Setup of JK:
## rotational_cordic
module rotational_cordic (
  output logic data_out_rot,
  output logic [15:0] xprime,
  output logic [15:0] yprime,
  input logic [15:0] x,
  input logic [15:0] y,
  input logic [15:0] theta,
  input logic clk, reset, start
);
==> flow/config.mk <==
export PLATFORM = sky130hd
export DESIGN_NAME = rotational_cordic
export DESIGN_NICKNAME = rotational_cordic
export VERILOG_FILES = /design/flow/design.v
export SDC_FILE = /design/flow/constraint.sdc
export NUM_CORES = 4
export LEC_CHECK = 0
export ABC_AREA = 1
export CAP_MARGIN = 20
export CELL_PAD_IN_SITES_DETAIL_PLACEMENT = 1
export CORE_ASPECT_RATIO = 0.91
export CORE_MARGIN = 8
export CORE_UTILIZATION = 27
export GPL_TIMING_DRIVEN = 0
export HOLD_SLACK_MARGIN = -0.02
export MAX_ROUTING_LAYER = met5
export PLACE_DENSITY_LB_ADDON = 0.02
export SETUP_SLACK_MARGIN = 0.24
export SLEW_MARGIN = 15
==> flow/constraint.sdc <==
create_clock -name core_clock -period 11.3 [get_ports {clk}]
set_input_delay 2.2600 -clock core_clock [delete_from_list [all_inputs] [get_ports {clk}]]
set_output_delay 2.2600 -clock core_clock [all_outputs]
set_load 0.01 [all_outputs]
run.sh (not shown) runs the stock make flow with config.mk's settings and CLKGATE_MAP_FILE=.
JK finished all stages; the layout is clean.
### JK -> MS
- clearing GPL_TIMING_DRIVEN, which used to be 0
- clearing CORE_ASPECT_RATIO, which used to be 0.91
- swapping 15 for 20 in SLEW_MARGIN
- clearing CELL_PAD_IN_SITES_DETAIL_PLACEMENT, which used to be 1
- clearing HOLD_SLACK_MARGIN, which used to be -0.02
- clearing MAX_ROUTING_LAYER, which used to be met5
- clearing SETUP_SLACK_MARGIN, which used to be 0.24
- swapping 8 for 2 in CORE_MARGIN
- clearing PLACE_DENSITY_LB_ADDON, which used to be 0.02
- swapping 27 for 40 in CORE_UTILIZATION
- clearing ABC_AREA, which used to be 1
- swapping 11.3 for 12.7 in the clock period (ns, I/O delays scaled along)
### Flow results
Critical path launch point = r_theta[15][15]: JK; critical path launch point = r_y[15][16]: MS. Comparing the two runs side by side, MS comes out ahead of JK on area of the chip. Routed wire length went down by more than a quarter going from JK to MS. Summary of MS over JK: met3 layer usage reported by global route went up, chip area line of the yosys report went down, share of synthesized cell area in full adder, half adder and majority cells went up, detail-routed net length per standard cell went down. Detailed-placement wirelength estimate delta (MS − JK): favourable. Of the two values seen for end point of the critical path, xprime[10] was produced by MS and xprime[13] by JK.


== run 1 ==
rotational_cordic again, from the RTL that the note above started with.
export LEC_CHECK = 0
export CAP_MARGIN = 20
export CELL_PAD_IN_SITES_GLOBAL_PLACEMENT = 1
export CORE_MARGIN = 4
export CORE_UTILIZATION = 32
export CTS_CLUSTER_DIAMETER = 378
export GPL_ROUTABILITY_DRIVEN = 1
export GPL_TIMING_DRIVEN = 1
export MIN_ROUTING_LAYER = met2
export PLACE_DENSITY = 0.42
export SETUP_SLACK_MARGIN = 1.36
export SLEW_MARGIN = 40
export TNS_END_PERCENT = 70
create_clock -name core_clock -period 14.5 [get_ports {clk}]
Run 1: PASS, flow complete, no timing, DRC or antenna violations
Relative to run 1, the following input files were edited for run 2:
==> flow/config.mk <==
export PLATFORM = sky130hd
export DESIGN_NAME = rotational_cordic
export DESIGN_NICKNAME = rotational_cordic
export VERILOG_FILES = /design/flow/design.v
export SDC_FILE = /design/flow/constraint.sdc
export NUM_CORES = 4
export LEC_CHECK = 0
export CAP_MARGIN = 20
export CORE_MARGIN = 2
export CORE_UTILIZATION = 68
export CTS_CLUSTER_SIZE = 96
export SETUP_SLACK_MARGIN = 2.23
export SLEW_MARGIN = 20
export TNS_END_PERCENT = 15
==> flow/constraint.sdc <==
create_clock -name core_clock -period 7.77 [get_ports {clk}]
set_input_delay 1.5540 -clock core_clock [delete_from_list [all_inputs] [get_ports {clk}]]
set_output_delay 1.5540 -clock core_clock [all_outputs]
set_load 0.01 [all_outputs]
fa_1 as the standard cell with the maximum stage delay on the critical path was reported by run 2, and clkdlybuf4s50_1 by run 1. Although it ran to completion, run 2 produced a layout that fails the final checks because of negative setup slack. Summary of the comparison: number of filler cells placed in the layout is lower in run 2, relative to run 1. Delta (run 2 minus run 1): placed instance count now smaller, least setup slack across all paths after layout now smaller. [compare] base=run 1 new=run 2: total wire length after detailed routing went down, tally of unique sky130hd cells used after synthesis did not really move, via total after detailed routing went down.
The following lists how run 3 was set up differently from run 2:
--- a/flow/config.mk
+++ b/flow/config.mk
@@ -8,7 +8,8 @@
 export CAP_MARGIN = 20
 export CORE_MARGIN = 2
-export CORE_UTILIZATION = 68
-export CTS_CLUSTER_SIZE = 96
-export SETUP_SLACK_MARGIN = 2.23
+export CORE_UTILIZATION = 71
+export CTS_CLUSTER_DIAMETER = 36
+export CTS_CLUSTER_SIZE = 19
+export PLACE_DENSITY_LB_ADDON = 0.28
+export SETUP_SLACK_MARGIN = -0.96
 export SLEW_MARGIN = 20
-export TNS_END_PERCENT = 15
==> flow/constraint.sdc <==
create_clock -name core_clock -period 11.1 [get_ports {clk}]
set_input_delay 2.2200 -clock core_clock [delete_from_list [all_inputs] [get_ports {clk}]]
set_output_delay 2.2200 -clock core_clock [all_outputs]
set_load 0.01 [all_outputs]
## What came out
Run 3 completed end to end; final checks failed (negative setup slack).
Delta(cell count, run 3 - run 2) < 0
Diff run 2 -> run 3: setup slack now sits higher, part of the cycle the worst path needs now sits lower, growth of design area from synthesis to finish now sits lower.
Compared run 3 against run 2; fraction of area in multi-input gates within noise.
Summary of run 3 over run 2: depth of the worst register-to-register path rose 3; overall die area fell about 4%; count of placed standard cells including taps fell about 1.8%.
[inputs] run 4 vs run 3
--- a/flow/config.mk
+++ b/flow/config.mk
@@ -8,8 +8,4 @@
 export CAP_MARGIN = 20
 export CORE_MARGIN = 2
-export CORE_UTILIZATION = 71
-export CTS_CLUSTER_DIAMETER = 36
-export CTS_CLUSTER_SIZE = 19
-export PLACE_DENSITY_LB_ADDON = 0.28
-export SETUP_SLACK_MARGIN = -0.96
+export CORE_UTILIZATION = 33
 export SLEW_MARGIN = 20
==> flow/constraint.sdc <==
create_clock -name core_clock -period 16.1 [get_ports {clk}]
set_input_delay 3.2200 -clock core_clock [delete_from_list [all_inputs] [get_ports {clk}]]
set_output_delay 3.2200 -clock core_clock [all_outputs]
set_load 0.01 [all_outputs]
==> comparison <==
Status for run 4 and run 3: clean finish in run 4 only. Finished, but not clean: run 3, with negative setup slack. Run 3 -> run 4: number of ordinary inverters in the final layout delta 0, exact match. Compared with run 3, in run 4 non-clock buffer count shows a reduction of 77%, sequential share of layout area shows an increase of 0.82 points.
Changes in run 5 relative to run 4:
--- a/flow/config.mk
+++ b/flow/config.mk
@@ -8,4 +8,4 @@
 export CAP_MARGIN = 20
 export CORE_MARGIN = 2
-export CORE_UTILIZATION = 33
+export CORE_UTILIZATION = 40
 export SLEW_MARGIN = 20
==> flow/constraint.sdc <==
create_clock -name core_clock -period 13.0 [get_ports {clk}]
set_input_delay 2.6000 -clock core_clock [delete_from_list [all_inputs] [get_ports {clk}]]
set_output_delay 2.6000 -clock core_clock [all_outputs]
set_load 0.01 [all_outputs]
==> results <==
Run 5 was carried through to the last stage, and its layout satisfied the timing, DRC and antenna checks.
In the reports for run 4 and run 5, the larger tally of clock buffers in the finished layout belongs to run 5.
Run 5 against run 4; net count of the finished layout is up slightly.
Run 5 has first-pass GRT wire length above what run 4 had.
Going from run 4 to run 5, multi-input combinational cell area grows by 0.74%.
Diff run 4 -> run 5: overall fraction of global-route tracks in use now larger.
### run 5 -> run 6
--- a/flow/config.mk
+++ b/flow/config.mk
@@ -6,6 +6,17 @@
 export NUM_CORES = 4
 export LEC_CHECK = 0
-export CAP_MARGIN = 20
+export ABC_AREA = 1
+export CAP_MARGIN = 40
+export CELL_PAD_IN_SITES_GLOBAL_PLACEMENT = 1
+export CORE_ASPECT_RATIO = 1.48
 export CORE_MARGIN = 2
-export CORE_UTILIZATION = 40
-export SLEW_MARGIN = 20
+export CORE_UTILIZATION = 38
+export CTS_CLUSTER_DIAMETER = 27
+export CTS_CLUSTER_SIZE = 49
+export GPL_ROUTABILITY_DRIVEN = 0
+export HOLD_SLACK_MARGIN = 0.13
+export MIN_ROUTING_LAYER = met1
+export PLACE_DENSITY_LB_ADDON = 0.07
+export SETUP_SLACK_MARGIN = 0.24
+export SLEW_MARGIN = 25
+export TNS_END_PERCENT = 80
[summary]
Final critical-path share of the clock period for run 6: 3.8 points down relative to run 5
Run 6 was carried through to the last stage, and its layout satisfied the timing, DRC and antenna checks.
In the floorplan summary, run 6 is listed with a die area greater than that of run 5.
In run 6 the share of final layout cell area taken by clock buffers and inverters turned out 3.9 points higher than in run 5.
Re tally of buffers added on design ports: no difference whatsoever between run 5 and run 6.
Run 6 vs. run 5: clock-buffer cell count up 110.
